==> inputs of job 3112 <==
==> flow/design.v <==
module rotational_cordic_stage #(parameter rot, i, n) (
  output logic signed [n:0] xprime, yprime,
  output logic signed [15:0] theta_out,
  input logic signed [n:0] x, y,
  input logic signed [15:0] theta
);
logic sigma;
assign sigma = theta[15] === 1;
assign theta_out = sigma ? theta + rot : theta - rot;
assign xprime = sigma ? x + (y >>> i) : x - (y >>> i);
assign yprime = sigma ? y - (x >>> i) : y + (x >>> i);
endmodule
module rotational_cordic (
  output logic data_out_rot,
  output logic [15:0] xprime,
  output logic [15:0] yprime,
  input logic [15:0] x,
  input logic [15:0] y,
  input logic [15:0] theta,
  input logic clk, reset, start
);
parameter logic [255:0] rot_lut = {
	16'd12868,	 
	16'd7596,	 
	16'd4014,	 
	16'd2037,	 
	16'd1023,	 
	16'd512,	 
	16'd256,	 
	16'd128,	 
	16'd64,		 
	16'd32,		 
	16'd16,		 
	16'd8,		 
	16'd4,		 
	16'd2,		 
	16'd1,		 
	16'd0		 
};
parameter k = 0.607252935;
parameter int k_scaled = 9949;	 
parameter stages = 16;
parameter n = 16;
logic signed [n:0] r_x[stages], r_y[stages];
logic signed [15:0] r_theta[stages];
logic r_data_out[stages];
assign r_x[0] = {x[15], x};
assign r_y[0] = {y[15], y};
assign r_theta[0] = theta;
assign r_data_out[0] = start;
logic signed [n:0] x_out[stages], y_out[stages];
logic signed [15:0] theta_out[stages];
assign data_out_rot = r_data_out[stages - 1];
logic signed [n:0] x_prime, y_prime;
assign x_prime = x_out[stages - 1] * k_scaled /  (1 << 14);
assign y_prime = y_out[stages - 1] * k_scaled /  (1 << 14);
assign xprime = {x_prime[n], x_prime[n - 2:0]};
assign yprime = {y_prime[n], y_prime[n - 2:0]};
genvar i;
generate
for (i = 0; i < stages - 1; i++)
begin: registers
	always_ff @(posedge clk, posedge reset)
		if (reset)
		begin
			r_x[i + 1] <= 0;
			r_y[i + 1] <= 0;
			r_theta[i + 1] <= 0;
			r_data_out[i + 1] <= 0;
		end
		else
		begin
			r_x[i + 1] <= x_out[i];
			r_y[i + 1] <= y_out[i];
			r_theta[i + 1] <= theta_out[i];
			r_data_out[i + 1] <= r_data_out[i];
		end
end
for (i = 0; i < stages; i++)
begin: calcStages
	rotational_cordic_stage #(.rot(rot_lut[16*(15-i) +: 16]), .i(i), .n(n)) s0 (
		.x(r_x[i]), .y(r_y[i]), .theta(r_theta[i]),
		.xprime(x_out[i]), .yprime(y_out[i]), .theta_out(theta_out[i]), .*
	);
end
endgenerate
endmodule
==> flow/run.sh <==
#!/bin/bash
# the make line also repeats each setting of config.mk as NAME=value (left out here)
make -C /OpenROAD-flow-scripts/flow DESIGN_CONFIG=/design/flow/config.mk WORK_HOME=/design/flow/orfs CLKGATE_MAP_FILE= finish
==> flow/config.mk <==
export PLATFORM = sky130hd
export DESIGN_NAME = rotational_cordic
export DESIGN_NICKNAME = rotational_cordic
export VERILOG_FILES = /design/flow/design.v
export SDC_FILE = /design/flow/constraint.sdc
export NUM_CORES = 4
export LEC_CHECK = 0
export CAP_MARGIN = 20
export CELL_PAD_IN_SITES_GLOBAL_PLACEMENT = 2
export CORE_MARGIN = 2
export CORE_UTILIZATION = 16
export CTS_CLUSTER_SIZE = 56
export HOLD_SLACK_MARGIN = 0.11
export MIN_ROUTING_LAYER = met2
export PLACE_DENSITY_LB_ADDON = 0.28
export SETUP_SLACK_MARGIN = 1.03
export SLEW_MARGIN = 20
==> flow/constraint.sdc <==
create_clock -name core_clock -period 12.6 [get_ports {clk}]
set_input_delay 2.5200 -clock core_clock [delete_from_list [all_inputs] [get_ports {clk}]]
set_output_delay 2.5200 -clock core_clock [all_outputs]
set_load 0.01 [all_outputs]
==> job 4095: changes against job 3112 <==
==> flow/config.mk (replaced) <==
export PLATFORM = sky130hd
export DESIGN_NAME = rotational_cordic
export DESIGN_NICKNAME = rotational_cordic
export VERILOG_FILES = /design/flow/design.v
export SDC_FILE = /design/flow/constraint.sdc
export NUM_CORES = 4
export LEC_CHECK = 0
export ABC_AREA = 1
export CAP_MARGIN = 20
export CELL_PAD_IN_SITES_DETAIL_PLACEMENT = 1
export CORE_ASPECT_RATIO = 0.91
export CORE_MARGIN = 8
export CORE_UTILIZATION = 27
export GPL_TIMING_DRIVEN = 0
export HOLD_SLACK_MARGIN = -0.02
export MAX_ROUTING_LAYER = met5
export PLACE_DENSITY_LB_ADDON = 0.02
export SETUP_SLACK_MARGIN = 0.24
export SLEW_MARGIN = 15
==> flow/constraint.sdc (replaced) <==
create_clock -name core_clock -period 11.3 [get_ports {clk}]
set_input_delay 2.2600 -clock core_clock [delete_from_list [all_inputs] [get_ports {clk}]]
set_output_delay 2.2600 -clock core_clock [all_outputs]
set_load 0.01 [all_outputs]
==> ci_impl_report.md <==
## Implementation flow summary

| Metric | Value |
|---|---|
| Status | `finished clean` |
| Critical Path AT | `between 9 and 10 ns` |
| Cells after DPL | `around 13000` |
| Multi-input gate share of total cell area | `between 50 and 60%` |
That was job 3112.
==> ci_impl_report.md <==
## Implementation flow summary

| Metric | Value |
|---|---|
| Multi-input gate share of total cell area | `between 50% and 60%` |
| Layout Utilization | `roughly a third` |
| Status | `finished clean` |
| Met1 WL | `115000 microns` |
That was job 4095.
